==> flow/design.v (excerpt) <==
module armreduced(
	input clk,
	input reset,
	output[31:0] pc,
	input[31:0] inst,
	input nIRQ,
	output[3:0] be,
	output[31:0] memaddr,
	output memwrite,
	output memread,
	output[31:0] writedata,
	input[31:0] readdata
	);
For scale: about 5500 cells after synthesis, about 1000 flip-flops, roughly 170 I/O pins, ~0.053 mm2 of cells after synthesis.
make LEC_CHECK=0 CAP_MARGIN=20 CELL_PAD_IN_SITES_DETAIL_PLACEMENT=0 CELL_PAD_IN_SITES_GLOBAL_PLACEMENT=0 CORE_ASPECT_RATIO=0.5 CORE_MARGIN=2 CORE_UTILIZATION=70 CTS_CLUSTER_DIAMETER=291 CTS_CLUSTER_SIZE=34 PLACE_DENSITY=0.64 SETUP_SLACK_MARGIN=1.71 SLEW_MARGIN=30 finish   # period 9.63 ns
run.sh (not shown) runs the stock make flow with config.mk's settings and CLKGATE_MAP_FILE=.
The baseline ended with an error in global routing with GRT-0116.
Change:
CELL_PAD_IN_SITES_DETAIL_PLACEMENT = default   (was 0)
CELL_PAD_IN_SITES_GLOBAL_PLACEMENT = default   (was 0)
CORE_ASPECT_RATIO = default   (was 0.5)
CORE_UTILIZATION = 41   (was 70)
CTS_CLUSTER_DIAMETER = default   (was 291)
CTS_CLUSTER_SIZE = default   (was 34)
PLACE_DENSITY = default   (was 0.64)
SETUP_SLACK_MARGIN = default   (was 1.71)
SLEW_MARGIN = 20   (was 30)
clock period = 16.9 ns   (was 9.63 ns; I/O delays follow)
After rerunning: This time the run produced a clean layout; die size grows by 69%; synthesized area does not change; synthesized cell count does not change.

---

armreduced again, from the RTL that the note above started with.
clock: 16.8 ns
lec_check: 0
cap_margin: 20
core_margin: 2
core_utilization: 64
setup_slack_margin: 4.88
slew_margin: 20
The baseline aborted during global routing on GRT-0116.
Edit:
- CORE_UTILIZATION: 64 -> 58
- SETUP_SLACK_MARGIN: 4.88 -> 1.07
- clock period: 16.8 -> 9.4 ns (I/O delays scaled with it)
=> The new run finished clean. Synthesized area does not change. Die size increases by 10%. Synthesized cell count stays the same.
Edit:
- CORE_UTILIZATION: 58 -> 40
- SETUP_SLACK_MARGIN: 1.07 -> default
- clock period: 9.4 -> 20.0 ns (I/O delays scaled with it)
Outcome:
- The changed run went through all stages and came out clean
- die area grows by well over a third
- setup slack gets better by 2.1 ns
- hold slack gets better by 0.0057 ns
- global-route usage drops by 12 points
- critical path depth grows by 4
- total power came out lower by well over a third
- register-to-register slack gets better by 4.3 ns
- clock power is lower by well over a third
- via count decreases slightly
- flip-flop count stays the same
- clock-buffer cell count falls by 3
Edit:
- CORE_UTILIZATION: 40 -> 58
- SETUP_SLACK_MARGIN: default -> 2.33
- TNS_END_PERCENT: default -> 5
- clock period: 20.0 -> 9.41 ns (I/O delays scaled with it)
What happened: Clock-buffer cell count went down by 2; synthesized cell count is unchanged; cell area went up by 5.4%; combinational power increases by 140%; hold slack is about the same; core utilization goes up by 26 points; clock power came out higher by 110%; routed wire length rises by 5.9%.
Edit:
- CORE_UTILIZATION: 58 -> 59
- SETUP_SLACK_MARGIN: 2.33 -> 2.34
- TNS_END_PERCENT: 5 -> default
=> The changed run aborted during global routing. Synthesized cell count does not change. Die size goes down by 1.7%. Synthesized area does not change.

---

Starting RTL as in the previous note.
Settings: LEC_CHECK=0, CAP_MARGIN=20, CORE_MARGIN=2, CORE_UTILIZATION=72, CTS_CLUSTER_DIAMETER=384, CTS_CLUSTER_SIZE=100, PLACE_DENSITY=0.42, SETUP_SLACK_MARGIN=1.84, SLEW_MARGIN=20; clock period 9.56 ns.
The baseline aborted during 5_1_grt (GRT-0232).
Change:
CORE_UTILIZATION = 50   (was 72)
CTS_CLUSTER_DIAMETER = default   (was 384)
CTS_CLUSTER_SIZE = default   (was 100)
PLACE_DENSITY = default   (was 0.42)
SETUP_SLACK_MARGIN = default   (was 1.84)
clock period = 9.4 ns   (was 9.56 ns; I/O delays follow)
The changed run finished clean.
Area after synthesis does not change.
Synthesized cell count is unchanged.
Die size goes up by 43%.
Change:
CORE_UTILIZATION = 57   (was 50)
clock period = 9.41 ns   (was 9.4 ns; I/O delays follow)
=>
- first-iteration DRC count went up by about a fifth
- routed wire length decreases by a few percent
- clock skew shrinks by 0.011 ns
Change:
CORE_UTILIZATION = 59   (was 57)
=> Wire length drops by a few percent. Power goes down slightly. Setup slack is worse by 0.12 ns. Clock-buffer cell count shrinks by 9. Die size decreases by a few percent. Worst hold slack hardly moves. Critical path depth does not change. Combinational power went down by a few percent. Area after synthesis does not change.
Power figures rest on the tool's default switching activity, not on a simulated workload.
